==> flow/design.v (excerpt) <==
module triangle(clk, reset, nt, xi, yi, busy, po, xo, yo);
input        clk, reset, nt;
input  [2:0] xi, yi;
output       busy, po;
output [2:0] xo, yo;
reg busy, po;
reg [4:0] state, next_state;  
reg [6:0] x_cor[0:2];         
reg [6:0] y_cor[0:2];         
reg [1:0] s0_count;           
reg s1_count;                 
reg s2_count;                 
reg s7_count;                 
reg [4:0] horiz;              
reg [3:0] out_count;          
reg signed [8:0] a[0:1];      
reg signed [8:0] b[0:1];      
reg signed [8:0] c[0:1];      
reg [3:0] ep, save_ep;        
reg signed [7:0] value;       
reg [1:0] o_idx;              
reg [2:0] xo, yo;             
reg loc;                      
reg [3:0] start;              
parameter s0=5'd0,s1=5'd1,s2=5'd2,s3=5'd3,s4=5'd4,s5=5'd5,s6=5'd6,s7=5'd7;
integer i,j;
always @(posedge clk or posedge reset)begin
    if(reset) state<=s0;
    else state<=next_state;
end
always @(*)begin
    case(state)
        s0:next_state=(s0_count==2'd3)?s1:s0;
        s1:next_state=(s1_count==1'b1)?s2:s1;
        s2:next_state=(out_count==y_cor[0]||out_count==y_cor[1]||out_count==y_cor[2])?s5:((s2_count==1'b1)?((value==8'd0)?s5:((value[7]==1'b0)?s3:s4)):s2);
        s3:next_state=(o_idx==2'd2)?s5:s2;
        s4:next_state=(o_idx==2'd1)?s5:s2;
  ...
For scale: ~110 flip-flops, about 17 I/O pins, roughly 10000 um2 of cells after synthesis.
make LEC_CHECK=0 ABC_AREA=1 CAP_MARGIN=0 CORE_ASPECT_RATIO=1.39 CORE_MARGIN=2 CORE_UTILIZATION=72 CTS_CLUSTER_DIAMETER=395 CTS_CLUSTER_SIZE=19 PLACE_DENSITY_LB_ADDON=0.15 SLEW_MARGIN=40 finish   # period 3.81 ns
run.sh (not shown) runs the stock make flow with config.mk's settings and CLKGATE_MAP_FILE=.
The starting point ran to the end with violations: setup timing.
Then changed:
Settings changed: ABC_AREA 1 to default, CAP_MARGIN 0 to 20, CORE_ASPECT_RATIO 1.39 to default, CTS_CLUSTER_DIAMETER 395 to default, CTS_CLUSTER_SIZE 19 to default, PLACE_DENSITY_LB_ADDON 0.15 to default, SLEW_MARGIN 40 to 20.
Clock period 3.81 ns to 5.44 ns, I/O delays scaled along.
What happened: The changed run finished clean. Design area shrinks by roughly a tenth. Routed wire length shrinks by about a fifth. Clock skew is about the same. Count of clock-buffer cells in the layout grows by 2. Fmax shrinks by roughly a tenth. Sequential share of layout area grows by 2.9 points. Critical path depth shrinks by 9. First-iteration DRC count shrinks by a quarter to a third. Worst hold slack degrades by 0.013 ns. Power shrinks by roughly a tenth.
Then changed:
Settings changed: ABC_AREA from default to 1, CTS_CLUSTER_DIAMETER from default to 27, PLACE_DENSITY from default to 0.36, SETUP_SLACK_MARGIN from default to 0.94.
Clock period 5.44 ns to 3.87 ns, I/O delays scaled along.
After rerunning: With this change the flow completed, yet does not pass: setup timing. Non-clock buffer count climbs by 106. Setup slack degrades by 1.3 ns. Cell count grows by a quarter to a third. Cell area goes up by about a fifth. Maximum frequency is higher by a few percent.
Then changed:
Settings changed: CTS_CLUSTER_DIAMETER 27 to 366, CTS_CLUSTER_SIZE from default to 99, PLACE_DENSITY 0.36 to default, SETUP_SLACK_MARGIN 0.94 to default, TNS_END_PERCENT from default to 5.
Clock period 3.87 ns to 1.39 ns, I/O delays scaled along.
Outcome:
- The new run completed, yet does not pass: setup timing
- via count increases by 19%
- worst setup slack got worse by 2.8 ns
- power increases to 2.9 times its value
- clock power increases to 2.9 times its value
- count of clock-buffer cells in the layout stays the same
- synthesized area is unchanged

* * *

Setup of JK:
Starting RTL as in the previous note.
export LEC_CHECK = 0
export ABC_AREA = 1
export CAP_MARGIN = 20
export CORE_MARGIN = 2
export CORE_UTILIZATION = 72
export CTS_CLUSTER_DIAMETER = 352
export CTS_CLUSTER_SIZE = 89
export PLACE_DENSITY = 0.37
export SETUP_SLACK_MARGIN = -0.21
export SLEW_MARGIN = 20
create_clock -name core_clock -period 3.94 [get_ports {clk}]
STATUS run=JK STAGES=ALL_DONE FINAL_CHECKS=FAILED CAUSE=setup timing
## Diff of input files: MS against JK
diff --git a/flow/config.mk b/flow/config.mk
--- a/flow/config.mk
+++ b/flow/config.mk
@@ -11,6 +11,3 @@
 export CORE_UTILIZATION = 72
-export CTS_CLUSTER_DIAMETER = 352
-export CTS_CLUSTER_SIZE = 89
-export PLACE_DENSITY = 0.37
-export SETUP_SLACK_MARGIN = -0.21
+export SETUP_SLACK_MARGIN = 0.94
 export SLEW_MARGIN = 20
==> flow/constraint.sdc <==
create_clock -name core_clock -period 5.04 [get_ports {clk}]
set_input_delay 1.0080 -clock core_clock [delete_from_list [all_inputs] [get_ports {clk}]]
set_output_delay 1.0080 -clock core_clock [all_outputs]
set_load 0.01 [all_outputs]
==> comparison <==
Summary of JK and MS: one run falls short of a clean finish, namely JK.
JK -> stages 100% | layout checks FAIL | setup timing
Total chip power, JK and MS, lower one = MS.
Compared with JK, the detailed router inserted fewer vias in MS.
Measured against each other, JK and MS differ in non-clock buffer contribution to total cell area, the higher figure coming from JK.
## Diff of input files: AL against MS
diff --git a/flow/config.mk b/flow/config.mk
--- a/flow/config.mk
+++ b/flow/config.mk
@@ -11,3 +11,4 @@
 export CORE_UTILIZATION = 72
-export SETUP_SLACK_MARGIN = 0.94
+export CTS_CLUSTER_DIAMETER = 53
+export SETUP_SLACK_MARGIN = 0.88
 export SLEW_MARGIN = 20
==> flow/constraint.sdc <==
create_clock -name core_clock -period 3.42 [get_ports {clk}]
set_input_delay 0.6840 -clock core_clock [delete_from_list [all_inputs] [get_ports {clk}]]
set_output_delay 0.6840 -clock core_clock [all_outputs]
set_load 0.01 [all_outputs]
==> comparison <==
Wire length on met1 ended up about 14% higher on AL than on MS.
Taking MS as the reference, in AL setup slack saw a decrease, post-layout period usage of the worst path saw an increase, net switching fraction of the power saw an increase, via count saw an increase, relative contribution of sequential cells to total power saw an increase.
The combinational gate count was comparable across AL and MS.
AL ran in full, but the layout does not pass; the checks complain about setup timing.
Power is estimated from default activity; no workload was simulated.
